Design median, start of the top module:
module median
#(
    parameter MEM_DATA_WIDTH = 32,
    parameter LUT_ADDR_WIDTH = 10,  
    parameter MEM_ADDR_WIDTH = 10,  
    parameter PIXEL_DATA_WIDTH = 8,
    parameter IMG_WIDTH  = 320,
    parameter IMG_HEIGHT = 320
)(
    input clk,  
    input rst_n,  
    input [31:0] word0,
    input [31:0] word1,
    input [31:0] word2,
    output [PIXEL_DATA_WIDTH-1:0] pixel1,
    output [PIXEL_DATA_WIDTH-1:0] pixel2,
    output [PIXEL_DATA_WIDTH-1:0] pixel3,
    output [PIXEL_DATA_WIDTH-1:0] pixel4,
    output [LUT_ADDR_WIDTH-1:0] raddr_a,
    output [LUT_ADDR_WIDTH-1:0] raddr_b,
    output [LUT_ADDR_WIDTH-1:0] raddr_c,
    output [MEM_ADDR_WIDTH-1:0] waddr
);
==> flow/config.mk <==
export PLATFORM = sky130hd
export DESIGN_NAME = median
export DESIGN_NICKNAME = median
export VERILOG_FILES = /design/flow/design.v
export SDC_FILE = /design/flow/constraint.sdc
export NUM_CORES = 4
export LEC_CHECK = 0
export ABC_AREA = 1
export CAP_MARGIN = 20
export CORE_MARGIN = 2
export CORE_UTILIZATION = 70
export CTS_CLUSTER_DIAMETER = 209
export CTS_CLUSTER_SIZE = 36
export HOLD_SLACK_MARGIN = 0.28
export SETUP_SLACK_MARGIN = 4.94
export SLEW_MARGIN = 0
==> flow/constraint.sdc <==
create_clock -name core_clock -period 19.3 [get_ports {clk}]
set_input_delay 3.8600 -clock core_clock [delete_from_list [all_inputs] [get_ports {clk}]]
set_output_delay 3.8600 -clock core_clock [all_outputs]
set_load 0.01 [all_outputs]
run.sh (not shown) runs the stock make flow with config.mk's settings and CLKGATE_MAP_FILE=.
The first run never finished: it broke off in global routing (5_1_grt).
==> next run, changes <==
ABC_AREA = unset   (was 1)
CORE_UTILIZATION = 40   (was 70)
CTS_CLUSTER_DIAMETER = unset   (was 209)
CTS_CLUSTER_SIZE = unset   (was 36)
HOLD_SLACK_MARGIN = unset   (was 0.28)
SETUP_SLACK_MARGIN = unset   (was 4.94)
SLEW_MARGIN = 20   (was 0)
clock period = 30.0 ns   (was 19.3 ns; I/O delays follow)
=>
- The changed run finished clean
- die size went up by 81%
- synthesized cell count falls by 13%
- area after synthesis grows by 4.8%
==> next run, changes <==
ABC_AREA = 1   (was unset)
CAP_MARGIN = 15   (was 20)
CELL_PAD_IN_SITES_GLOBAL_PLACEMENT = 1   (was unset)
CTS_CLUSTER_DIAMETER = 181   (was unset)
MAX_ROUTING_LAYER = met4   (was unset)
MIN_ROUTING_LAYER = met1   (was unset)
SETUP_SLACK_MARGIN = 5.0   (was unset)
Effect: Worst hold slack gains 0.012 ns; worst setup slack gains 4.5 ns; wire length goes down by 4.9%; core utilization goes up by 0.79 points; cell count goes up by 11%.
==> next run, changes <==
CAP_MARGIN = 20   (was 15)
CELL_PAD_IN_SITES_GLOBAL_PLACEMENT = unset   (was 1)
CORE_ASPECT_RATIO = 0.5   (was unset)
CORE_UTILIZATION = 44   (was 40)
CTS_CLUSTER_DIAMETER = 184   (was 181)
CTS_CLUSTER_SIZE = 100   (was unset)
MAX_ROUTING_LAYER = unset   (was met4)
MIN_ROUTING_LAYER = unset   (was met1)
SETUP_SLACK_MARGIN = unset   (was 5.0)
TNS_END_PERCENT = 5   (was unset)
=> Routed wire length decreases by 6.2%. Final cell count drops by 2.2%. Worst hold slack loses 0.0073 ns. Die size goes down by 8.8%. Register-to-register slack barely changes. Setup slack got worse by 2.0 ns. Count of clock-buffer cells in the layout grows by 3. Final area drops by 2.9%.

* * *

median again, from the RTL that the note above started with.
Settings: LEC_CHECK=0, ABC_AREA=1, CAP_MARGIN=15, CELL_PAD_IN_SITES_DETAIL_PLACEMENT=1, CELL_PAD_IN_SITES_GLOBAL_PLACEMENT=1, CORE_ASPECT_RATIO=0.58, CORE_MARGIN=2, CORE_UTILIZATION=40, CTS_CLUSTER_DIAMETER=181, HOLD_SLACK_MARGIN=0.09, MAX_ROUTING_LAYER=met4, MIN_ROUTING_LAYER=met1, SETUP_SLACK_MARGIN=5.0, SLEW_MARGIN=20; clock period 30.0 ns.
The first run ran to the end with no violations.
Next try:
ABC_AREA = not set   (was 1)
CAP_MARGIN = 20   (was 15)
CELL_PAD_IN_SITES_DETAIL_PLACEMENT = not set   (was 1)
CELL_PAD_IN_SITES_GLOBAL_PLACEMENT = not set   (was 1)
CORE_ASPECT_RATIO = not set   (was 0.58)
CORE_UTILIZATION = 39   (was 40)
CTS_CLUSTER_DIAMETER = 184   (was 181)
CTS_CLUSTER_SIZE = 100   (was not set)
HOLD_SLACK_MARGIN = not set   (was 0.09)
MAX_ROUTING_LAYER = not set   (was met4)
MIN_ROUTING_LAYER = not set   (was met1)
SETUP_SLACK_MARGIN = not set   (was 5.0)
Flip-flop count does not change.
Design area increases by 1.1%.
Worst hold slack gets better by 0.021 ns.
Via count came out lower by 8.4%.
Sequential share of layout area decreases by 0.13 points.
Next try:
ABC_AREA = 1   (was not set)
CELL_PAD_IN_SITES_GLOBAL_PLACEMENT = 3   (was not set)
CORE_UTILIZATION = 40   (was 39)
CTS_CLUSTER_DIAMETER = 251   (was 184)
CTS_CLUSTER_SIZE = 14   (was 100)
GPL_ROUTABILITY_DRIVEN = 0   (was not set)
PLACE_DENSITY_LB_ADDON = 0.1   (was not set)
SETUP_SLACK_MARGIN = -1.39   (was not set)
Result:
- Now the flow ended with an error in 3_1_place_gp_skip_io
- synthesized area came out lower by 4.5%
- die area came out lower by 6.8%
- synthesized cell count came out higher by 15%
Next try:
CELL_PAD_IN_SITES_GLOBAL_PLACEMENT = not set   (was 3)
CORE_ASPECT_RATIO = 0.5   (was not set)
CORE_UTILIZATION = 69   (was 40)
CTS_CLUSTER_DIAMETER = 184   (was 251)
CTS_CLUSTER_SIZE = 100   (was 14)
GPL_ROUTABILITY_DRIVEN = not set   (was 0)
PLACE_DENSITY_LB_ADDON = not set   (was 0.1)
SETUP_SLACK_MARGIN = -1.42   (was -1.39)
Outcome:
- This time the run finished clean
- die size goes down by 41%
- synthesized area is unchanged
- synthesized cell count does not change
Next try:
ABC_AREA = not set   (was 1)
CAP_MARGIN = 35   (was 20)
CORE_ASPECT_RATIO = not set   (was 0.5)
CORE_UTILIZATION = 40   (was 69)
CTS_CLUSTER_DIAMETER = 44   (was 184)
CTS_CLUSTER_SIZE = not set   (was 100)
SETUP_SLACK_MARGIN = 5.0   (was -1.42)
The changed run finished clean.
Setup slack is better by 0.15 ns.
Count of clock-buffer cells in the layout stays the same.
First-iteration DRC count is lower by 18%.
Core utilization decreases by 28 points.
Hold slack got worse by 0.012 ns.
